== lane 1 ==
// non_restoring_divider
module non_restoring_divider #(
    parameter DATA_WIDTH = 32
) (
    input  logic                    clk_i,
    input  logic                    clk_en_i,
    input  logic                    rst_n_i,
    input  logic [DATA_WIDTH - 1:0] dividend_i,
    input  logic [DATA_WIDTH - 1:0] divisor_i,
    input  logic                    data_valid_i,
    output logic [DATA_WIDTH - 1:0] quotient_o,
    output logic [DATA_WIDTH - 1:0] remainder_o,
    output logic                    divide_by_zero_o,
    output logic                    data_valid_o,
    output logic                    idle_o
);
    localparam COUNTER_WIDTH = $clog2(DATA_WIDTH);
    typedef enum logic [1:0] {IDLE, DIVIDE, RESTORE} fsm_state_t;
    typedef struct packed {
        logic                    rem_sign;
        logic [DATA_WIDTH - 1:0] remainder;
        logic [DATA_WIDTH - 1:0] quotient;
    } result_t;
    fsm_state_t state_CRT, state_NXT;
        always_ff @(posedge clk_i) begin : state_register
  ...
Size: about 1700 cells after synthesis, roughly 140 I/O pins.
clock: 3.41 ns
lec_check: 0
abc_area: 1
cap_margin: 20
core_margin: 2
core_utilization: 68
cts_cluster_diameter: 247
cts_cluster_size: 22
setup_slack_margin: -0.34
slew_margin: 20
run.sh (not shown) runs the stock make flow with config.mk's settings and CLKGATE_MAP_FILE=.
[flow] lane 1 | stages: complete | final checks: fail | reason: setup timing
Edits applied to the flow inputs when going from lane 1 to lane 2:
Settings: swapping 68 for 40 in CORE_UTILIZATION; clearing CTS_CLUSTER_DIAMETER, which used to be 247; clearing ABC_AREA, which used to be 1; clearing SETUP_SLACK_MARGIN, which used to be -0.34; clearing CTS_CLUSTER_SIZE, which used to be 22; swapping 3.41 for 6.0 in the clock period (ns, I/O delays scaled along).
--- outcome ---
Both conditions hold for lane 2: the flow ran to the end and the final layout passed the timing, DRC and antenna checks.
As far as maximum buffer depth of the clock tree goes, lane 1 and lane 2 are indistinguishable; the numbers are identical.
Basic-gate share of the synthesized area counting and, or, nand and nor cells: lane 2 < lane 1
Comparing lane 2 and lane 1, the higher total antenna diodes in the routed design is on lane 2.
Going from lane 1 to lane 2, number of cells in Yosys stat shrinks by 747.
The inputs of lane 3 differ from those of lane 2 as listed below.
Settings: CORE_UTILIZATION changed from 40 to 58; the clock period (ns, I/O delays scaled along) changed from 6.0 to 3.69.
[summary]
- Status | lane 2 and lane 3 | clean except lane 3
- Lane 3: flow complete, layout not clean; failing: setup timing
- Lane 3 ends up with a non-clock buffer count that is 190% higher than in lane 2.
- The worst setup path startpoint comes out divisor_CRT[1] in one run and divisor_CRT[0] in the other, namely in lane 3 and lane 2 respectively.
- What lane 3 reported for area of the core has to be multiplied by 1.4 to get the figure for lane 2.
- Re detailed-routing iteration count for the pre-antenna-repair pass: lane 2 was lower than lane 3.
- Lane 3 ends up with a met2 wirelength from detailed routing that is about 64% higher than in lane 2.
### lane 3 -> lane 4
Settings: CTS_CLUSTER_SIZE newly set to 35; CORE_UTILIZATION changed from 58 to 68; the clock period (ns, I/O delays scaled along) changed from 3.69 to 4.48.
Findings:
Compared with lane 3, in lane 4 worst stage delay on the critical path climbed 60 ps; pin count of the biggest net entering global routing +14%. Lane 4 packs its core more loosely than lane 3. Lane 4 completed; timing, DRC and antenna clean.

========
## build 97
Starting RTL as in the previous note.
==> flow/config.mk <==
export PLATFORM = sky130hd
export DESIGN_NAME = non_restoring_divider
export DESIGN_NICKNAME = non_restoring_divider
export VERILOG_FILES = /design/flow/design.v
export SDC_FILE = /design/flow/constraint.sdc
export NUM_CORES = 4
export LEC_CHECK = 0
export CAP_MARGIN = 0
export CELL_PAD_IN_SITES_DETAIL_PLACEMENT = 0
export CELL_PAD_IN_SITES_GLOBAL_PLACEMENT = 1
export CORE_ASPECT_RATIO = 0.5
export CORE_MARGIN = 2
export CORE_UTILIZATION = 56
export CTS_CLUSTER_DIAMETER = 356
export CTS_CLUSTER_SIZE = 98
export GPL_ROUTABILITY_DRIVEN = 0
export GPL_TIMING_DRIVEN = 1
export PLACE_DENSITY = 0.36
export SETUP_SLACK_MARGIN = -0.63
export SLEW_MARGIN = 20
export TNS_END_PERCENT = 10
==> flow/constraint.sdc <==
create_clock -name core_clock -period 6.55 [get_ports {clk_i}]
set_input_delay 1.3100 -clock core_clock [delete_from_list [all_inputs] [get_ports {clk_i}]]
set_output_delay 1.3100 -clock core_clock [all_outputs]
set_load 0.01 [all_outputs]
[inputs] build 22 vs build 97
- CELL_PAD_IN_SITES_GLOBAL_PLACEMENT no longer set, was 1
- CELL_PAD_IN_SITES_DETAIL_PLACEMENT no longer set, was 0
- TNS_END_PERCENT no longer set, was 10
- SETUP_SLACK_MARGIN no longer set, was -0.63
- CORE_ASPECT_RATIO no longer set, was 0.5
- CAP_MARGIN now 20, was 0
- CTS_CLUSTER_DIAMETER no longer set, was 356
- CTS_CLUSTER_SIZE no longer set, was 98
- PLACE_DENSITY no longer set, was 0.36
- CORE_UTILIZATION now 52, was 56
- GPL_TIMING_DRIVEN no longer set, was 1
- GPL_ROUTABILITY_DRIVEN no longer set, was 0
- the clock period (ns, I/O delays scaled along) now 4.58, was 6.55
Findings:
Between build 97 and build 22, the internal power component is lower for build 97. Global-route usage, build 97 and build 22: lower on build 22. Cells: build 22 has more instances than build 97. Re sequential power: build 97 and build 22 aren't equal, and the lower value belongs to build 97. From build 97 to build 22 the numbers moved as follows: final wirelength moved down, area added between synthesis and finish rose by 3.9 points. Against build 97, build 22 reports a power that is higher. Per the comparison of build 22 with build 97, fraction of area in registers fell 0.97 points, leakage power went up by 0.17 nW.
[inputs] build 11 vs build 22
- setting CTS_CLUSTER_SIZE to 60 for the first time
- changing CORE_UTILIZATION from 52 to 38
- changing the clock period (ns, I/O delays scaled along) from 4.58 to 6.0
Notes after the runs:
Switching power ends up higher on build 22. Comparing build 22 and build 11, effective utilization at floorplan is lower on build 11. Final critical-path share of the clock period for build 11: 11 points down relative to build 22. Reported for build 22 and build 11, deepest clock path buffer count turned out identical to the last digit. Re wire length of the first global-routing pass: build 11 is about 3.2% up on build 22.

========
## north
The RTL this note starts from:
==> flow/design.v <==
module non_restoring_divider #(
    parameter DATA_WIDTH = 32
) (
    input  logic                    clk_i,
    input  logic                    clk_en_i,
    input  logic                    rst_n_i,
    input  logic [DATA_WIDTH - 1:0] dividend_i,
    input  logic [DATA_WIDTH - 1:0] divisor_i,
    input  logic                    data_valid_i,
    output logic [DATA_WIDTH - 1:0] quotient_o,
    output logic [DATA_WIDTH - 1:0] remainder_o,
    output logic                    divide_by_zero_o,
    output logic                    data_valid_o,
    output logic                    idle_o
);
    localparam COUNTER_WIDTH = $clog2(DATA_WIDTH);
    typedef enum logic [1:0] {IDLE, DIVIDE, RESTORE} fsm_state_t;
    typedef struct packed {
        logic                    rem_sign;
        logic [DATA_WIDTH - 1:0] remainder;
        logic [DATA_WIDTH - 1:0] quotient;
    } result_t;
    fsm_state_t state_CRT, state_NXT;
        always_ff @(posedge clk_i) begin : state_register
            if (!rst_n_i) begin
                state_CRT <= IDLE;
            end else if (clk_en_i) begin
                state_CRT <= state_NXT;
            end
        end : state_register
    result_t partial_CRT, partial_NXT;
    logic [DATA_WIDTH - 1:0] divisor_CRT, divisor_NXT;
        always_ff @(posedge clk_i) begin : datapath_register
            if (clk_en_i) begin
                partial_CRT <= partial_NXT;
                divisor_CRT <= divisor_NXT;
            end
        end : datapath_register
    logic [COUNTER_WIDTH - 1:0] iter_count_CRT, iter_count_NXT;
        always_ff @(posedge clk_i) begin : counter 
            if (clk_en_i) begin
                iter_count_CRT <= iter_count_NXT;
            end
        end : counter 
    logic divide_by_zero_CRT, divide_by_zero_NXT;
        always_ff @(posedge clk_i) begin : status_register
            if (!rst_n_i) begin
                divide_by_zero_CRT <= 1'b0;
            end else if (clk_en_i) begin
                divide_by_zero_CRT <= divide_by_zero_NXT;
            end
        end : status_register
    result_t pair_shifted;
        always_comb begin : fsm_logic 
            divide_by_zero_NXT = divide_by_zero_CRT;
            iter_count_NXT = iter_count_CRT;
            partial_NXT = partial_CRT;
            divisor_NXT = divisor_CRT;
            state_NXT = state_CRT;
            pair_shifted = 'b0;
            remainder_o = partial_CRT.remainder;
            data_valid_o = 1'b0;
            idle_o = 1'b0;
            case (state_CRT) 
                IDLE: begin 
                    if (data_valid_i) begin
                        state_NXT = DIVIDE;
                    end
                    divide_by_zero_NXT = (divisor_i == '0);
                    partial_NXT.rem_sign = 1'b0;
                    partial_NXT.quotient = dividend_i;
                    partial_NXT.remainder = '0;
                    divisor_NXT = divisor_i;
                    iter_count_NXT = '0;
                    idle_o = 1'b1;
                end
                DIVIDE: begin
                    state_NXT = (iter_count_CRT == (DATA_WIDTH - 1)) ? RESTORE : state_CRT;
                    iter_count_NXT = iter_count_CRT + 1;
                    pair_shifted = partial_CRT << 1; 
                    if (partial_CRT.rem_sign) begin
                        {partial_NXT.rem_sign, partial_NXT.remainder} = {pair_shifted.rem_sign, pair_shifted.remainder} + divisor_CRT;
                    end else begin
                        {partial_NXT.rem_sign, partial_NXT.remainder} = {pair_shifted.rem_sign, pair_shifted.remainder} - divisor_CRT;
                    end
                    partial_NXT.quotient = {pair_shifted.quotient[DATA_WIDTH - 1:1], !partial_NXT.rem_sign};
                end
                RESTORE: begin
                    state_NXT = IDLE;
                    data_valid_o = 1'b1;
                    idle_o = 1'b0;
                    if (partial_CRT.rem_sign) begin
                        {partial_NXT.rem_sign, partial_NXT.remainder} = {partial_CRT.rem_sign, partial_CRT.remainder} + divisor_CRT;
                    end
                    remainder_o = partial_NXT.remainder;
                end
            endcase
        end : fsm_logic
    assign quotient_o = partial_CRT.quotient;
    assign divide_by_zero_o = divide_by_zero_CRT;
endmodule
Settings: LEC_CHECK=0, CAP_MARGIN=25, CELL_PAD_IN_SITES_DETAIL_PLACEMENT=0, CELL_PAD_IN_SITES_GLOBAL_PLACEMENT=0, CORE_ASPECT_RATIO=0.5, CORE_MARGIN=2, CORE_UTILIZATION=59, CTS_CLUSTER_DIAMETER=356, CTS_CLUSTER_SIZE=98, GPL_ROUTABILITY_DRIVEN=0, GPL_TIMING_DRIVEN=1, PLACE_DENSITY=0.35, SLEW_MARGIN=20, TNS_END_PERCENT=90; clock period 6.55 ns.
What south does differently from north at the input level:
==> flow/config.mk <==
export PLATFORM = sky130hd
export DESIGN_NAME = non_restoring_divider
export DESIGN_NICKNAME = non_restoring_divider
export VERILOG_FILES = /design/flow/design.v
export SDC_FILE = /design/flow/constraint.sdc
export NUM_CORES = 4
export LEC_CHECK = 0
export CAP_MARGIN = 20
export CORE_MARGIN = 2
export CORE_UTILIZATION = 58
export SLEW_MARGIN = 20
==> flow/constraint.sdc <==
create_clock -name core_clock -period 5.24 [get_ports {clk_i}]
set_input_delay 1.0480 -clock core_clock [delete_from_list [all_inputs] [get_ports {clk_i}]]
set_output_delay 1.0480 -clock core_clock [all_outputs]
set_load 0.01 [all_outputs]
--- outcome ---
On sequential share of cell area, south and north are basically level.
Core region area ends up lower on north.
Count of inserted tapcells (south vs. north) decreases by a little under 10%
Summary — setup slack, south relative to north: lower, by 1.02 ns.
Comparing the two runs side by side, south comes out behind north on first-pass GRT wire length.
Across both runs, critical path's largest stage delay was higher for south than for north.
Summary of south over north: overall power after layout +about 25%, number of gates on the worst path with buffers counted went down by 1.
Diff north..south | remaining routing DRC violations | unchanged
## Diff of input files: east against south
==> flow/constraint.sdc <==
create_clock -name core_clock -period 4.19 [get_ports {clk_i}]
set_input_delay 0.8380 -clock core_clock [delete_from_list [all_inputs] [get_ports {clk_i}]]
set_output_delay 0.8380 -clock core_clock [all_outputs]
set_load 0.01 [all_outputs]
Notes after the runs:
The layout from east, despite a flow that completed every stage, fails the layout checks, with the failing checks listed as setup timing. The worst setup slack before clock tree synthesis in east sits 0.64 ns below the value recorded for south. Later-pin clock latency in the skew report: south vs east — no meaningful difference. Per the comparison of east with south, via count now larger; post-layout instance area rose about 13%; post-placement cell count climbed about 6%. Compared with south, east shows a lower register-to-register setup slack. Sort east and south by met2 wire length, descending, and east comes first.
Changes in west relative to east:
==> flow/constraint.sdc <==
create_clock -name core_clock -period 3.82 [get_ports {clk_i}]
set_input_delay 0.7640 -clock core_clock [delete_from_list [all_inputs] [get_ports {clk_i}]]
set_output_delay 0.7640 -clock core_clock [all_outputs]
set_load 0.01 [all_outputs]
Findings:
- Completing all stages was not enough for west: its layout failed the final checks because of setup timing.
- Higher clock power goes to west over east.
- Final total power for west: 24% up relative to east
- On latest clock arrival within the worst-skew pair, west and east are neck and neck.
- The number of cells on the worst hold path of west is lower than that of east.
- Clock slew seen by the registers of the worst setup and hold paths delta (west -> east): insignificant
- Changes observed in west relative to east: setup slack fell 0.35 ns; global routing met1 resource utilization rose 7.4 points; sequential share of layout area fell 3.0 points; wire length after detailed routing rose 28%; maximum VDD drop rose about 23%.
Changes in middle relative to west:
diff --git a/flow/config.mk b/flow/config.mk
--- a/flow/config.mk
+++ b/flow/config.mk
@@ -10 +10,3 @@
-export CORE_UTILIZATION = 58
+export CORE_UTILIZATION = 72
+export CTS_CLUSTER_SIZE = 35
+export PLACE_DENSITY_LB_ADDON = 0.27
==> flow/constraint.sdc <==
create_clock -name core_clock -period 4.26 [get_ports {clk_i}]
set_input_delay 0.8520 -clock core_clock [delete_from_list [all_inputs] [get_ports {clk_i}]]
set_output_delay 0.8520 -clock core_clock [all_outputs]
set_load 0.01 [all_outputs]
Results
- FAIL middle @ 5_1_grt: tool exited with error
- On synthesis area per yosys, west and middle are neck and neck.
- middle gives less post-cts sizing count than west did.
- middle vs west — chip footprint dropped by more than 10%
- Comparing initial cell density of the core for west and middle, the bigger number came from middle.
- Diff west..middle | count of library flops with an enable pin | unchanged
- For the placed instance area, middle came in 1100 sq um lower than west did.
- In middle the half-perimeter wire length after placement turned out 11% lower than in west.
- Delta(worst setup slack after placement, middle - west) > 0
- From west to middle, synthesized cell count did not move at all.
- Compared with west, middle shows weighted congestion reported at the end of routability-driven placement that has gone down by a few percent.
Power and IR drop assume default switching activity.
